==> flow/design.v (excerpt) <==
module triangle(clk, reset, nt, xi, yi, busy, po, xo, yo);
input        clk, reset, nt;
input  [2:0] xi, yi;
output       busy, po;
output [2:0] xo, yo;
reg busy, po;
reg [4:0] state, next_state;  
reg [6:0] x_cor[0:2];         
reg [6:0] y_cor[0:2];         
reg [1:0] s0_count;           
reg s1_count;                 
reg s2_count;                 
reg s7_count;                 
reg [4:0] horiz;              
reg [3:0] out_count;          
reg signed [8:0] a[0:1];      
reg signed [8:0] b[0:1];      
reg signed [8:0] c[0:1];      
reg [3:0] ep, save_ep;        
reg signed [7:0] value;       
reg [1:0] o_idx;              
reg [2:0] xo, yo;             
reg loc;                      
reg [3:0] start;              
parameter s0=5'd0,s1=5'd1,s2=5'd2,s3=5'd3,s4=5'd4,s5=5'd5,s6=5'd6,s7=5'd7;
integer i,j;
always @(posedge clk or posedge reset)begin
    if(reset) state<=s0;
    else state<=next_state;
end
always @(*)begin
    case(state)
        s0:next_state=(s0_count==2'd3)?s1:s0;
        s1:next_state=(s1_count==1'b1)?s2:s1;
        s2:next_state=(out_count==y_cor[0]||out_count==y_cor[1]||out_count==y_cor[2])?s5:((s2_count==1'b1)?((value==8'd0)?s5:((value[7]==1'b0)?s3:s4)):s2);
        s3:next_state=(o_idx==2'd2)?s5:s2;
        s4:next_state=(o_idx==2'd1)?s5:s2;
        s5:next_state=(out_count==y_cor[0]||out_count==y_cor[2])?s6:((loc==1'b0)?((out_count==y_cor[1])?((start==x_cor[1])?s6:s5):((start==ep)?s6:s5)):((start==x_cor[0])?s6:s5));
        s6:next_state=(out_count==y_cor[2])?s7:s2;
        s7:next_state=(s7_count==1'b1)?s0:s7;
        default:next_state=s0;
    endcase
end
always @(posedge clk or posedge reset)begin
  ...
For scale: about 1300 cells after synthesis, roughly 110 flip-flops, ~10000 sq um of cells after synthesis.
export LEC_CHECK = 0
export ABC_AREA = 1
export CAP_MARGIN = 0
export CORE_ASPECT_RATIO = 1.39
export CORE_MARGIN = 3
export CORE_UTILIZATION = 72
export CTS_CLUSTER_DIAMETER = 304
export CTS_CLUSTER_SIZE = 14
export PLACE_DENSITY_LB_ADDON = 0.06
export SETUP_SLACK_MARGIN = 0.81
export SLEW_MARGIN = 40
create_clock -name core_clock -period 2.75 [get_ports {clk}]
run.sh (not shown) runs the stock make flow with config.mk's settings and CLKGATE_MAP_FILE=.
The starting point failed in global routing with DPL-0038.
==> next run, changes <==
==> flow/config.mk (replaced) <==
export PLATFORM = sky130hd
export DESIGN_NAME = triangle
export DESIGN_NICKNAME = triangle
export VERILOG_FILES = /design/flow/design.v
export SDC_FILE = /design/flow/constraint.sdc
export NUM_CORES = 4
export LEC_CHECK = 0
export CAP_MARGIN = 20
export CORE_MARGIN = 2
export CORE_UTILIZATION = 72
export SLEW_MARGIN = 20
==> flow/constraint.sdc (replaced) <==
create_clock -name core_clock -period 5.44 [get_ports {clk}]
set_input_delay 1.0880 -clock core_clock [delete_from_list [all_inputs] [get_ports {clk}]]
set_output_delay 1.0880 -clock core_clock [all_outputs]
set_load 0.01 [all_outputs]
Result: The changed run finished with timing, DRC and antenna clean; die size drops by about 8%; area after synthesis drops by 4.7%; synthesized cell count drops by about 23%.
==> next run, changes <==
--- a/flow/config.mk
+++ b/flow/config.mk
@@ -7,0 +8 @@
+export ABC_AREA = 1
@@ -10,0 +12,2 @@
+export CTS_CLUSTER_DIAMETER = 53
+export SETUP_SLACK_MARGIN = 0.88
==> flow/constraint.sdc (replaced) <==
create_clock -name core_clock -period 3.42 [get_ports {clk}]
set_input_delay 0.6840 -clock core_clock [delete_from_list [all_inputs] [get_ports {clk}]]
set_output_delay 0.6840 -clock core_clock [all_outputs]
set_load 0.01 [all_outputs]
What happened: The new run completed and failed the layout checks on negative setup slack; setup slack got worse by 1800 ps; core utilization is higher by 14 points; routed wire length goes up by well over a third; non-clock buffer count went up by 134; global-route usage is higher by 8.7 points; first-iteration DRC count came out higher by well over a third; combinational power shrinks by well over a third; area after synthesis rises by a few percent; synthesized cell count goes up by a quarter to a third; maximum frequency increases by a few percent.
No activity file was given, so power comes from the tool's default toggle rates.
